==> job 2133: inputs <==
// cordic_pipeline_rtl
module cordic_pipeline_rtl( clock, reset, ce, angle_in, sin_out, cos_out, valid_out );
parameter integer W = 12;  
parameter FXP_MUL = 1024;  
parameter PIPE_LATENCY = 15;  
input clock, reset, ce;
input signed [W-1:0] angle_in;  
output signed [W-1:0] sin_out, cos_out;
output valid_out;
wire signed [11:0] atan[0:10];  
assign atan[0] = 12'sd804;
assign atan[1] = 12'sd475;
assign atan[2] = 12'sd251;
assign atan[3] = 12'sd127;
assign atan[4] = 12'sd64;
assign atan[5] = 12'sd32;
assign atan[6] = 12'sd16;
assign atan[7] = 12'sd8;
assign atan[8] = 12'sd4;
assign atan[9] = 12'sd2;
assign atan[10] = 12'sd1;
wire signed [W-1:0] sin_tab [0:11];
wire signed [W-1:0] cos_tab [0:11];
wire signed [W-1:0] t_angle_tab [0:11];  
wire signed [W-1:0] angle_tab [0:11];
reg unsigned [4:0] valid_cnt;  
always@(posedge clock)
begin
if ( reset == 1'b0 )
valid_cnt <= PIPE_LATENCY;  
else
if( ( valid_cnt != 0 ) && ( ce == 1'b1 ) )
valid_cnt <= valid_cnt - 1;  
end
assign valid_out = ( valid_cnt == 0 )? 1'b1 : 1'b0;  
assign cos_tab[0] = 1.0 * FXP_MUL;
assign sin_tab[0] = 0;
assign angle_tab[0] = 0;
assign t_angle_tab[0] = angle_in;
cordic_step #(0) cordic_step_0 ( clock, ce, sin_tab[0], cos_tab[0], angle_tab[0], t_angle_tab[0], atan[0],
sin_tab[1], cos_tab[1], angle_tab[1], t_angle_tab[1] );
cordic_step #(1) cordic_step_1 ( clock, ce, sin_tab[1], cos_tab[1], angle_tab[1], t_angle_tab[1], atan[1],
sin_tab[2], cos_tab[2], angle_tab[2], t_angle_tab[2] );
cordic_step #(2) cordic_step_2 ( clock, ce, sin_tab[2], cos_tab[2], angle_tab[2], t_angle_tab[2], atan[2],
sin_tab[3], cos_tab[3], angle_tab[3], t_angle_tab[3] );
  ...
Settings: LEC_CHECK=0, ABC_AREA=1, CAP_MARGIN=30, CELL_PAD_IN_SITES_DETAIL_PLACEMENT=1, CORE_ASPECT_RATIO=0.72, CORE_MARGIN=4, CORE_UTILIZATION=40, CTS_CLUSTER_DIAMETER=304, GPL_TIMING_DRIVEN=1, PLACE_DENSITY_LB_ADDON=0.06, SLEW_MARGIN=20, TNS_END_PERCENT=15; clock period 4.5 ns.
run.sh (not shown) runs the stock make flow with config.mk's settings and CLKGATE_MAP_FILE=.
==> inputs of job 4973, as changes to job 2133 <==
Settings changed: CAP_MARGIN 30 to 20, CELL_PAD_IN_SITES_DETAIL_PLACEMENT 1 to not set, CORE_ASPECT_RATIO 0.72 to not set, CORE_MARGIN 4 to 2, CORE_UTILIZATION 40 to 72, CTS_CLUSTER_DIAMETER 304 to not set, GPL_TIMING_DRIVEN 1 to not set, PLACE_DENSITY_LB_ADDON 0.06 to 0.24, SETUP_SLACK_MARGIN set to 0.85, TNS_END_PERCENT 15 to not set.
==> flow/constraint.sdc (replaced) <==
create_clock -name core_clock -period 3.31 [get_ports {clock}]
set_input_delay 0.6620 -clock core_clock [delete_from_list [all_inputs] [get_ports {clock}]]
set_output_delay 0.6620 -clock core_clock [all_outputs]
set_load 0.01 [all_outputs]
==> inputs of job 7515, as changes to job 2133 <==
Settings changed: ABC_AREA 1 to not set, CAP_MARGIN 30 to 15, CORE_ASPECT_RATIO 0.72 to 1.03, CORE_MARGIN 4 to 2, CORE_UTILIZATION 40 to 68, CTS_CLUSTER_DIAMETER 304 to 189, GPL_ROUTABILITY_DRIVEN set to 0, GPL_TIMING_DRIVEN 1 to 0, PLACE_DENSITY_LB_ADDON 0.06 to not set, TNS_END_PERCENT 15 to not set.
==> flow_summary.toml <==
# synthesis and place-and-route metrics
[final_timing]
rsz0062_at_grt = "yes"
whs_ps = 397.2
hold_viol_final = 0

[status]
status = "timing/DRC/antenna clean"

[grt]
grt_max_degree = 93
grt_use_met2_pct = 28.93

[finish]
top_area_cell_class = "flip-flops and latches"
n_all_inverters = 500

[clock_network]
clk_pin_slew_ps = 60

[worst_setup_path]
startpoint = "cordic_step_5.angle_out[5]"
endpoint = "cordic_step_6.sin_out[10]"

[placement]
place_ws_ps = 35.95
the above is filed under job 2133

==> flow_summary.toml <==
# yosys + openroad results
[status]
status = "aborted with a tool error"
stop_stage = "clock tree synthesis (4_1_cts)"
firstError = "[ERROR DPL-0033] detailed placement checks failed during check placement."

[yosys]
syn-cell-area_um2 = 35370
logic_family = "adder cells"
synth.most_common_cell = "edfxtp_1"
ys_async_sr_fraction_pct = 0
mux_area_share_pct = 0.6154
synth-main-ff-cell = "edfxtp_1"

[floorplan]
die_x_um = 228.7
rows = 84
core_um2 = 51180
fp_util_pct = 69.11

[placement]
place_ws_ps = -1296
the above is filed under job 7515

==> flow_summary.toml <==
# yosys + openroad results
[grt]
grt_use_met2_pct = 144.1

[status]
firstError = "[ERROR GRT-0232] Routing congestion too high. Check the congestion heatmap in the GUI."
stop_stage = "global routing (5_1_grt)"
status = "aborted with a tool error"

[clock_network]
cts-root-buf = "clkbuf_16"

[yosys]
ys_cells = 3367
top_cells_by_count = "edfxtp_1, nand2_1, inv_1, ha_1, a21oi_1"

[floorplan]
die_area_um2 = 51490
die_x_um = 226.9
the above is filed under job 4973

